==> flow/design.v (excerpt) <==
module datapath(output [6:0] display, days, output [3:0] segment, output am, pm, dblink, Sound, Vcc_out, input Next, Up, SetTime, SetAlarm, Snooze, Stop, Mute, Clr, Clk_sys);
Settings: LEC_CHECK=0, ABC_AREA=1, CAP_MARGIN=20, CELL_PAD_IN_SITES_DETAIL_PLACEMENT=2, CELL_PAD_IN_SITES_GLOBAL_PLACEMENT=2, CORE_MARGIN=2, CORE_UTILIZATION=40, CTS_CLUSTER_DIAMETER=46, CTS_CLUSTER_SIZE=63, GPL_ROUTABILITY_DRIVEN=0, MAX_ROUTING_LAYER=met5, MIN_ROUTING_LAYER=met2, PLACE_DENSITY=0.47, SLEW_MARGIN=20, TNS_END_PERCENT=50; clock period 8.2 ns.
run.sh (not shown) runs the stock make flow with config.mk's settings and CLKGATE_MAP_FILE=.
Edit:
- ABC_AREA: 1 -> unset
- CELL_PAD_IN_SITES_DETAIL_PLACEMENT: 2 -> unset
- CELL_PAD_IN_SITES_GLOBAL_PLACEMENT: 2 -> unset
- CORE_UTILIZATION: 40 -> 66
- CTS_CLUSTER_DIAMETER: 46 -> unset
- CTS_CLUSTER_SIZE: 63 -> unset
- GPL_ROUTABILITY_DRIVEN: 0 -> unset
- MAX_ROUTING_LAYER: met5 -> unset
- MIN_ROUTING_LAYER: met2 -> unset
- PLACE_DENSITY: 0.47 -> unset
- TNS_END_PERCENT: 50 -> unset
- clock period: 8.2 -> 13.4 ns (I/O delays scaled with it)
Result: Worst setup slack is better by 3.4 ns; total power fell by well over a third; wire length fell by well over a third.
Edit:
- CAP_MARGIN: 20 -> 5
- CORE_UTILIZATION: 66 -> 40
- HOLD_SLACK_MARGIN: unset -> 0.24
- clock period: 13.4 -> 20.0 ns (I/O delays scaled with it)
Final area goes up by 1.4%.
Clock-buffer cell count is unchanged.
Die area goes up by 63%.
Final cell count goes up by 10%.
Total power goes down by 34%.
Wire length goes up by 1.6%.
Hold slack is about the same.
Worst setup slack gains 5.6 ns.
Edit:
- CAP_MARGIN: 5 -> 20
- CORE_UTILIZATION: 40 -> 65
- HOLD_SLACK_MARGIN: 0.24 -> unset
- clock period: 20.0 -> 5.47 ns (I/O delays scaled with it)
Outcome: Via count climbs by 2.3%. Sequential power climbs to 3.7 times its value. Die area drops by 38%. Non-clock buffer count climbs by 1.
Edit:
- CORE_UTILIZATION: 65 -> 70
- SETUP_SLACK_MARGIN: unset -> 1.23
- clock period: 5.47 -> 4.69 ns (I/O delays scaled with it)
The changed run passed the timing, design-rule and antenna checks.
Worst setup slack gains 0.19 ns.
Final area is higher by 4.1%.
Final cell count increases by 1.6%.
Power goes up by 23%.
Wire length climbs by 7.3%.
Combinational power came out higher by 34%.
Clock skew barely changes.
Edit:
- CORE_UTILIZATION: 70 -> 66
- CTS_CLUSTER_SIZE: unset -> 28
- SETUP_SLACK_MARGIN: 1.23 -> unset
- clock period: 4.69 -> 10.1 ns (I/O delays scaled with it)
Result: Cell area decreases by about 4.7%; cell count decreases by about 2.3%; die area increases by about 6%; count of clock-buffer cells in the layout increases by 2; core utilization decreases by 8.9 points; power decreases by 56%; wire length decreases by about 5.4%; global-route usage decreases by 3.3 points; combinational power decreases by 58%.

* * *

Setup of v35:
Starting RTL as in the previous note.
clock: 10.6 ns
lec_check: 0
cap_margin: 35
core_margin: 2
core_utilization: 72
cts_cluster_diameter: 39
place_density: 0.64
setup_slack_margin: 0.13
slew_margin: 20
In summary, v35 completed successfully, with a layout that passed the timing, design-rule and antenna checks.
For v2, these inputs were changed with respect to v35:
Settings: SETUP_SLACK_MARGIN: 0.13 -> unset; CAP_MARGIN: 35 -> 20; PLACE_DENSITY: 0.64 -> unset; CTS_CLUSTER_DIAMETER: 39 -> unset; CORE_UTILIZATION: 72 -> 40; the clock period (ns, I/O delays scaled along): 10.6 -> 5.19.
Results
v2 vs. v35: global router's overall resource usage has decreased, fraction of the core area covered by cells at the end of the flow has decreased, delay contributed by the slowest stage of the critical path has decreased. Compared with v35, in v2 initial antenna violation count shows no meaningful change; register area did not really move.

--- another note on this design; it stands on its own ---

Design datapath, start of the top module:
module datapath(output [6:0] display, days, output [3:0] segment, output am, pm, dblink, Sound, Vcc_out, input Next, Up, SetTime, SetAlarm, Snooze, Stop, Mute, Clr, Clk_sys);
	supply1 Vcc;
	supply0 Gnd;
	assign Vcc_out = Vcc;
	wire Clk, tick;
	assign Clk = Clk_sys;
	frequency_converter conv (tick, Clk_sys, Clr);
	wire [6:0] hours1, hours0, mins1, mins0;
	wire LD_DAY_TIME, LD_O_F, SS0, INCR, UPC, Clear, SS1, Load, Clear_St, Load_SS;
	wire Count, SetDay, AlarmSet;
	control_unit_1 cu1(LD_DAY_TIME, LD_O_F, SS0, INCR, UPC, Clear, SS1, Load, Clear_St, Load_SS, Next, SetTime, Up, SetAlarm, Count, SetDay, AlarmSet, Clk, Clr, tick);
	wire EN_SNZ, EN_STOP;
	wire C0, CS0, AA;
	control_unit_2 cu2(EN_SNZ, EN_STOP, Sound, C0, CS0, AA, Snooze, Stop, Mute, Clk, Clr, tick);
	wire [1:0] CW1, CW, S;
	wire LD_R, LD_CT, LD_TIME, TOF, ID, IH, IM;
	circuit cir (CW1, CW, S, AlarmSet, SetDay, CS0, C0, LD_R, LD_CT, LD_TIME, Count, TOF, ID, IH, IM, Load, Clear, UPC, SS0, SS1, Load_SS, INCR, EN_SNZ, EN_STOP, Clk, tick, Clr);
	wire [12:0] Q_r0, Q_r1, Q_r2, Q_r3, Q_r4, Q_r5, Q_r6;
	wire [15:0] STO;
	registers_module reg_module (Q_r6, Q_r5, Q_r4, Q_r3, Q_r2, Q_r1, Q_r0, STO[14:12], {STO[15], STO[11:0]}, Clear, Clk, LD_R, tick, Clr);	
	wire [14:0] CTO;
	comparators_module comp_module (AA, CTO[14:12], {1'b1,CTO[11:0]} , Q_r6, Q_r5, Q_r4, Q_r3, Q_r2, Q_r1, Q_r0);
	current_time_module ct_module (CTO, STO[14:0], LD_CT, Clear, Clk, Vcc, tick, Clr);	
	supply1 EN_ST;
	set_time_module set_time(STO, CTO, Q_r6, Q_r5, Q_r4, Q_r3, Q_r2, Q_r1, Q_r0, Clear, TOF, S[0], ID, Clear_St, LD_DAY_TIME, LD_TIME, EN_ST, IH, IM, LD_O_F, Clk, tick, Clr);
	wire [6:0] days_temp;
	display_module display_mod(hours1, hours0, mins1, mins0, days_temp, am, pm, dblink, S, CW, CW1, CTO, STO, Clear, Clk, tick, Clr);
	assign days[0] =  days_temp[0] & (~dblink);
	assign days[1] =  days_temp[1] & (~dblink);
	assign days[2] =  days_temp[2] & (~dblink);
	assign days[3] =  days_temp[3] & (~dblink);
	assign days[4] =  days_temp[4] & (~dblink);
	assign days[5] =  days_temp[5] & (~dblink);
	assign days[6] =  days_temp[6] & (~dblink);
  ...
clock: 4.68 ns
lec_check: 0
cap_margin: 20
core_margin: 2
core_utilization: 70
cts_cluster_diameter: 366
cts_cluster_size: 28
place_density_lb_addon: 0.0
setup_slack_margin: 1.35
slew_margin: 20
run.sh (not shown) runs the stock make flow with config.mk's settings and CLKGATE_MAP_FILE=.
Edit:
Settings changed: ABC_AREA set to 1, CORE_UTILIZATION 70 to 72, CTS_CLUSTER_DIAMETER 366 to not set, CTS_CLUSTER_SIZE 28 to 10, PLACE_DENSITY set to 0.39, PLACE_DENSITY_LB_ADDON 0.0 to not set, SETUP_SLACK_MARGIN 1.35 to 1.38.
Wire length grows by about 16%.
Final area grows by about 4%.
Power grows by about 20%.
Clock-buffer cell count grows by 21.
Via count grows by about 23%.
Combinational power grows by 27%.
Worst setup slack improves by 0.43 ns.
Synthesized area grows by 2.2%.
First-iteration DRC count grows by 58%.
No activity file was given, so power comes from the tool's default toggle rates.
